// module_mini_cpu
module module_mini_cpu(
    input clk,               
    input rst,               
    input power,             
    input send,              
    input [17:0] switches,   
    output wire [7:0] data,  
    output wire rs,          
    output wire rw,          
    output wire en,          
    output wire lcd_on,      
    output wire lcd_blon     
);
    localparam OFF        = 3'd0;
    localparam IDLE       = 3'd1;
    localparam FETCH      = 3'd2;
    localparam DECODE     = 3'd3;
    localparam EXECUTE    = 3'd4;
    localparam UPDATE_LCD = 3'd5;
    reg [2:0] state;
    reg system_on;
    reg prev_power;
    reg prev_send;
    reg [2:0] opcode;
    reg [3:0] dest_reg;
    reg [3:0] src1_reg;
    reg [3:0] src2_reg;
    reg [15:0] immediate;
    reg use_immediate;
    reg is_load;
    wire [15:0] mem_read_data1;
    wire [15:0] mem_read_data2;
    reg [3:0] mem_read_addr1;
    reg [3:0] mem_read_addr2;
    reg [3:0] mem_write_addr;
    reg [15:0] mem_write_data;
    reg mem_write_en;
    reg mem_reset;
    wire [15:0] alu_result;
    wire [15:0] alu_in_A;
    wire [15:0] alu_in_B;
    assign alu_in_A = mem_read_data1;
    assign alu_in_B = (use_immediate) ? immediate : mem_read_data2;
    reg lcd_update_en;
    wire [15:0] lcd_reg_value;
    memory mem_inst (
        .clk(clk),
        .reset(mem_reset),
        .read_reg1(mem_read_addr1),
        .read_reg2(mem_read_addr2),
        .write_reg(mem_write_addr),
        .write_data(mem_write_data),
        .reg_write_en(mem_write_en),
        .read_data1(mem_read_data1),
        .read_data2(mem_read_data2)
    );
    module_alu alu_inst (
        .register_A(alu_in_A),
        .register_B(alu_in_B),
		  .sendButton(send),
        .opcode(opcode),
        .result(alu_result)
    );
    lcd lcd_inst (
        .clk_50MHz(clk),
        .reset_n(system_on & ~rst),     
        .system_on(system_on),
        .display_enable(lcd_update_en),
  ...
Size in the first run: ~4,100 cells after synthesis, roughly 35 I/O pins, roughly 0.039 mm² of cells after synthesis.
clock: 14.7 ns
lec_check: 0
cap_margin: 20
core_margin: 2
core_utilization: 65
place_density: 0.6
slew_margin: 20
run.sh (not shown) runs the stock make flow with config.mk's settings and CLKGATE_MAP_FILE=.
Then changed:
- CTS_CLUSTER_DIAMETER: unset -> 298
- clock period: 14.7 -> 13.2 ns (I/O delays scaled with it)
Result: Now the flow reached the layout checks and failed them: negative setup slack. Fmax grows by 4.6%. First-iteration DRC count climbs by 8.6%. Clock skew increases by 0.031 ns. Design area grows by 4.3%. Non-clock buffer count is higher by 113. Final cell count grows by 2.5%. Global-route usage rises by 2.3 points. Clock power goes up by 28%. Worst hold slack hardly moves. Wire length grows by 5.9%. Core utilization rises by 3.1 points.
Then changed:
- CORE_UTILIZATION: 65 -> 71
- CTS_CLUSTER_DIAMETER: 298 -> unset
- CTS_CLUSTER_SIZE: unset -> 13
- PLACE_DENSITY: 0.6 -> unset
- PLACE_DENSITY_LB_ADDON: unset -> 0.02
- SETUP_SLACK_MARGIN: unset -> 2.76
- clock period: 13.2 -> 10.8 ns (I/O delays scaled with it)
=> The new run failed in global routing (5_1_grt); synthesized area does not change; synthesized cell count is unchanged; die size went down by 8.3%.
Then changed:
- ABC_AREA: unset -> 1
- CTS_CLUSTER_DIAMETER: unset -> 321
- SETUP_SLACK_MARGIN: 2.76 -> 2.81
- clock period: 10.8 -> 16.3 ns (I/O delays scaled with it)
After rerunning:
- This time the run produced a clean layout
- area after synthesis shrinks by 2.5%
- die size shrinks by 2.5%
- synthesized cell count grows by 24%

========
module_mini_cpu again, from the RTL that the note above started with.
make LEC_CHECK=0 CAP_MARGIN=20 CELL_PAD_IN_SITES_DETAIL_PLACEMENT=2 CORE_MARGIN=2 CORE_UTILIZATION=47 CTS_CLUSTER_SIZE=26 MAX_ROUTING_LAYER=met4 MIN_ROUTING_LAYER=met2 PLACE_DENSITY=0.67 SLEW_MARGIN=20 finish   # period 30.2 ns
The first run stopped in global routing with GRT-0116.
Rerun with:
ABC_AREA = 1   (was default)
CELL_PAD_IN_SITES_DETAIL_PLACEMENT = default   (was 2)
CORE_UTILIZATION = 69   (was 47)
CTS_CLUSTER_DIAMETER = 298   (was default)
CTS_CLUSTER_SIZE = default   (was 26)
MAX_ROUTING_LAYER = default   (was met4)
MIN_ROUTING_LAYER = default   (was met2)
PLACE_DENSITY = 0.6   (was 0.67)
clock period = 11.5 ns   (was 30.2 ns; I/O delays follow)
Now the flow completed with no timing, DRC or antenna violations.
Die size went down by about 33%.
Synthesized cell count increases by 24%.
Area after synthesis goes down by 2.5%.
Rerun with:
ABC_AREA = default   (was 1)
CORE_UTILIZATION = 66   (was 69)
CTS_CLUSTER_DIAMETER = default   (was 298)
PLACE_DENSITY = default   (was 0.6)
SETUP_SLACK_MARGIN = 3.21   (was default)
clock period = 12.9 ns   (was 11.5 ns; I/O delays follow)
After rerunning: This time the run finished but failed the layout checks on setup timing. Wire length increases by 18%. Cell area rose by 13%. Combinational power went up by 17%. Area after synthesis grows by 2.6%. Synthesized cell count came out lower by 19%. Register-to-register slack loses 1.1 ns. Power increases by 4.4%. Via count grows by 0.97%.
Rerun with:
CAP_MARGIN = 15   (was 20)
CORE_UTILIZATION = 68   (was 66)
CTS_CLUSTER_SIZE = 41   (was default)
SETUP_SLACK_MARGIN = 3.39   (was 3.21)
clock period = 14.4 ns   (was 12.9 ns; I/O delays follow)
With this change the flow completed without violations.
Synthesized cell count does not change.
Register-to-register slack gains 1.7 ns.
Sequential share of layout area climbs by 1.3 points.
Routed wire length goes down by roughly a tenth.

========
module_mini_cpu again, from the RTL that the note above started with.
==> flow/config.mk <==
export PLATFORM = sky130hd
export DESIGN_NAME = module_mini_cpu
export DESIGN_NICKNAME = module_mini_cpu
export VERILOG_FILES = /design/flow/design.v
export SDC_FILE = /design/flow/constraint.sdc
export NUM_CORES = 4
export LEC_CHECK = 0
export ABC_AREA = 1
export CAP_MARGIN = 20
export CORE_MARGIN = 2
export CORE_UTILIZATION = 72
export CTS_CLUSTER_DIAMETER = 221
export HOLD_SLACK_MARGIN = 0.28
export MAX_ROUTING_LAYER = met4
export PLACE_DENSITY_LB_ADDON = 0.02
export SETUP_SLACK_MARGIN = -0.73
export SLEW_MARGIN = 20
==> flow/constraint.sdc <==
create_clock -name core_clock -period 10.1 [get_ports {clk}]
set_input_delay 2.0200 -clock core_clock [delete_from_list [all_inputs] [get_ports {clk}]]
set_output_delay 2.0200 -clock core_clock [all_outputs]
set_load 0.01 [all_outputs]
The baseline completed, yet does not pass: negative setup slack.
Next try:
CTS_CLUSTER_DIAMETER = not set   (was 221)
HOLD_SLACK_MARGIN = not set   (was 0.28)
SETUP_SLACK_MARGIN = 1.37   (was -0.73)
clock period = 12.1 ns   (was 10.1 ns; I/O delays follow)
Effect: This time the run finished with max-capacitance violations, max-slew violations, negative setup slack left; routed wire length came out lower by about 1.5%; global-route usage came out lower by 2.6 points; core utilization came out lower by 3.7 points; setup slack loses 260 ps; via count came out lower by about 3.7%; first-iteration DRC count came out higher by about 4%; power came out lower by about 22%; critical path depth came out lower by 16.
No activity file was given, so power comes from the tool's default toggle rates.
